==> v11 <==
// clock
module clock(
    input clk,
    input rst,
    input adjust, up, up_ten,
    input h24, world_clock,
    input usa, england, spain,
    input sw_stopwatch,
    input sw_timer,
    input sw_alarm_set,
    input btn_stp_start,
    input btn_stp_reset,
    input btn_alarm_toggle,
    input btn_alarm_stop,
    output [7:0] seg_data, seg_com, seg7,
    output am, pm,
    output led4, led6, led8, 
    output LCD_RS, LCD_RW, LCD_E,
    output [7:0] LCD_DATA,
    output [3:0] rgb_r,
    output piezo_out 
    );
==> flow/config.mk <==
export PLATFORM = sky130hd
export DESIGN_NAME = clock
export DESIGN_NICKNAME = clock
export VERILOG_FILES = /design/flow/design.v
export SDC_FILE = /design/flow/constraint.sdc
export NUM_CORES = 4
export LEC_CHECK = 0
export CAP_MARGIN = 0
export CELL_PAD_IN_SITES_GLOBAL_PLACEMENT = 0
export CORE_MARGIN = 2
export CORE_UTILIZATION = 16
export CTS_CLUSTER_SIZE = 44
export GPL_TIMING_DRIVEN = 0
export MAX_ROUTING_LAYER = met4
export PLACE_DENSITY_LB_ADDON = 0.07
export SETUP_SLACK_MARGIN = 2.28
export SLEW_MARGIN = 20
==> flow/constraint.sdc <==
create_clock -name core_clock -period 29.3 [get_ports {clk}]
set_input_delay 5.8600 -clock core_clock [delete_from_list [all_inputs] [get_ports {clk}]]
set_output_delay 5.8600 -clock core_clock [all_outputs]
set_load 0.01 [all_outputs]
run.sh (not shown) runs the stock make flow with config.mk's settings and CLKGATE_MAP_FILE=.
==> v33: changes against v11 <==
Settings changed: ABC_AREA from default to 1, CAP_MARGIN 0 to 20, CELL_PAD_IN_SITES_GLOBAL_PLACEMENT 0 to default, CORE_UTILIZATION 16 to 71, CTS_CLUSTER_DIAMETER from default to 206, CTS_CLUSTER_SIZE 44 to default, GPL_TIMING_DRIVEN 0 to default, MAX_ROUTING_LAYER met4 to default, PLACE_DENSITY from default to 0.35, PLACE_DENSITY_LB_ADDON 0.07 to default, SETUP_SLACK_MARGIN 2.28 to -0.83, TNS_END_PERCENT from default to 80.
==> flow/constraint.sdc (replaced) <==
create_clock -name core_clock -period 10.3 [get_ports {clk}]
set_input_delay 2.0600 -clock core_clock [delete_from_list [all_inputs] [get_ports {clk}]]
set_output_delay 2.0600 -clock core_clock [all_outputs]
set_load 0.01 [all_outputs]
==> v10: changes against v11 <==
Settings changed: ABC_AREA from default to 0, CAP_MARGIN 0 to 35, CELL_PAD_IN_SITES_GLOBAL_PLACEMENT 0 to default, CORE_UTILIZATION 16 to 34, CTS_CLUSTER_SIZE 44 to 27, GPL_TIMING_DRIVEN 0 to default, HOLD_SLACK_MARGIN from default to 0.06, MAX_ROUTING_LAYER met4 to default, PLACE_DENSITY_LB_ADDON 0.07 to 0.08, SETUP_SLACK_MARGIN 2.28 to 2.79, TNS_END_PERCENT from default to 70.
==> flow/constraint.sdc (replaced) <==
create_clock -name core_clock -period 11.1 [get_ports {clk}]
set_input_delay 2.2200 -clock core_clock [delete_from_list [all_inputs] [get_ports {clk}]]
set_output_delay 2.2200 -clock core_clock [all_outputs]
set_load 0.01 [all_outputs]
==> v9: changes against v11 <==
Settings changed: ABC_AREA from default to 1, CAP_MARGIN 0 to 20, CELL_PAD_IN_SITES_GLOBAL_PLACEMENT 0 to default, CORE_UTILIZATION 16 to 71, CTS_CLUSTER_SIZE 44 to default, GPL_TIMING_DRIVEN 0 to default, MAX_ROUTING_LAYER met4 to default, PLACE_DENSITY_LB_ADDON 0.07 to 0.27, SETUP_SLACK_MARGIN 2.28 to 2.39.
==> flow/constraint.sdc (replaced) <==
create_clock -name core_clock -period 17.7 [get_ports {clk}]
set_input_delay 3.5400 -clock core_clock [delete_from_list [all_inputs] [get_ports {clk}]]
set_output_delay 3.5400 -clock core_clock [all_outputs]
set_load 0.01 [all_outputs]
==> comparison <==
v11 produced a clean layout. v10 finished but fails on negative setup slack. v9 completed without violations. v33 produced a layout that fails on negative setup slack. Flip-flop count is the same in v11 and v9. Area after synthesis is about the same in v10 and v33. Clock skew: v11 > v9 > v10 > v33. Of v33 and v11, v11 has the higher die area (gap 77%, measured against v11).
==> figures <==
item                                                                                                                     v33          v9                       v10         v11
Run status                                                                                          finished with violations  no timing/DRC/antenna violations  finished with violations  no timing/DRC/antenna violations
Violated checks                                                                                         negative setup slack           -      negative setup slack           -
NumNets Final                                                                                                           3382        3153                      2958        2747
Highest signal layer in the routed design                                                                               met4        met4                      met5        met4
Antenna violations before repair                                                                                           3           0                         2           1
Area share of and-or/or-and cells after synthesis                                                                     14.64%      14.64%                    21.46%      21.46%
Final total negative setup slack                                                                                   -13.37 ns        0 ns                 -8.200 ns        0 ns
Cells on worst reg2reg path                                                                                               12          20                        14          16
Multi-input combinational area share                                                                                  46.79%      48.88%                    49.65%      49.35%
Clock tree buffer count of the final layout                                                                               43          43                        54          67
Arithmetic-cell share of the synthesized area counting full adders, half adders and majority gates                    5.069%      5.069%                    5.110%      5.110%

========
==> inputs of amber <==
clock again, from the RTL that the note above started with.
export LEC_CHECK = 0
export CAP_MARGIN = 0
export CELL_PAD_IN_SITES_GLOBAL_PLACEMENT = 0
export CORE_MARGIN = 2
export CORE_UTILIZATION = 40
export CTS_CLUSTER_SIZE = 44
export MAX_ROUTING_LAYER = met4
export SETUP_SLACK_MARGIN = 2.28
export SLEW_MARGIN = 20
create_clock -name core_clock -period 29.3 [get_ports {clk}]
==> sierra: changes against amber <==
==> flow/config.mk (replaced) <==
export PLATFORM = sky130hd
export DESIGN_NAME = clock
export DESIGN_NICKNAME = clock
export VERILOG_FILES = /design/flow/design.v
export SDC_FILE = /design/flow/constraint.sdc
export NUM_CORES = 4
export LEC_CHECK = 0
export CAP_MARGIN = 20
export CORE_MARGIN = 2
export CORE_UTILIZATION = 72
export CTS_CLUSTER_SIZE = 22
export SLEW_MARGIN = 20
==> flow/constraint.sdc (replaced) <==
create_clock -name core_clock -period 11.7 [get_ports {clk}]
set_input_delay 2.3400 -clock core_clock [delete_from_list [all_inputs] [get_ports {clk}]]
set_output_delay 2.3400 -clock core_clock [all_outputs]
set_load 0.01 [all_outputs]
==> delta: changes against amber <==
==> flow/config.mk (replaced) <==
export PLATFORM = sky130hd
export DESIGN_NAME = clock
export DESIGN_NICKNAME = clock
export VERILOG_FILES = /design/flow/design.v
export SDC_FILE = /design/flow/constraint.sdc
export NUM_CORES = 4
export LEC_CHECK = 0
export ABC_AREA = 1
export CAP_MARGIN = 20
export CORE_MARGIN = 2
export CORE_UTILIZATION = 71
export CTS_CLUSTER_DIAMETER = 206
export CTS_CLUSTER_SIZE = 15
export PLACE_DENSITY = 0.35
export SETUP_SLACK_MARGIN = -0.83
export SLEW_MARGIN = 20
export TNS_END_PERCENT = 80
==> flow/constraint.sdc (replaced) <==
create_clock -name core_clock -period 10.3 [get_ports {clk}]
set_input_delay 2.0600 -clock core_clock [delete_from_list [all_inputs] [get_ports {clk}]]
set_output_delay 2.0600 -clock core_clock [all_outputs]
set_load 0.01 [all_outputs]
==> results <==
quantity                                                                          sierra                      amber                               delta
Via count of the first global-routing pass                                         22797                      18135                               23337
First-pass GRT wire length                                                     119000 µm                  100000 µm                           116000 µm
Number of placed cells counting well taps                                           3107                       3185                                3601
Crit. Startpoint                                      u_counter.cur_h_ten[1]$_DFFE_PP0P_                    england  u_counter.cur_h_ten[1]$_DFFE_PP0P_
Global-route usage over all layers                                                 0.483                      0.237                               0.466
Slowest CP cell                                                    sky130_fd_sc_hd__fa_2  sky130_fd_sc_hd__a221oi_2               sky130_fd_sc_hd__fa_2
Number of endpoints failing setup at the final stage                                   7                          0                                   7
Result of the run                                             complete, but fails checks  no timing/DRC/antenna violations          complete, but fails checks
Violated checks                                                             setup timing                          -                        setup timing
Clk ins delay skew pair                                                          0.55 ns                    0.54 ns                             0.57 ns
Mapped Avg Cell Area                                                            8.45 µm²                   8.45 µm²                            7.15 µm²
Met3 GRT Util                                                                      0.129                     0.0314                               0.116
Total stage count of the critical path                                                47                         38                                  75
Logic area                                                                     13500 µm²                  12700 µm²                           12100 µm²
Final cell area excluding filler cells                                         26200 µm²                  23600 µm²                           25400 µm²
Core area                                                                      28800 µm²                  52300 µm²                           29400 µm²
Routed met2 length                                                              36000 µm                   28300 µm                            34900 µm
Tap cell count                                                                       384                        688                                 390
Site row count                                                                        62                         84                                  63
Worst Tran Pin Value                                                             1.19 ns                   0.987 ns                             1.36 ns
Endpoint with the worst hold slack                                  piezo_wave$_DFF_PP0_       piezo_wave$_DFF_PP0_  u_display.seg_clk_div[0]$_DFF_PP0_
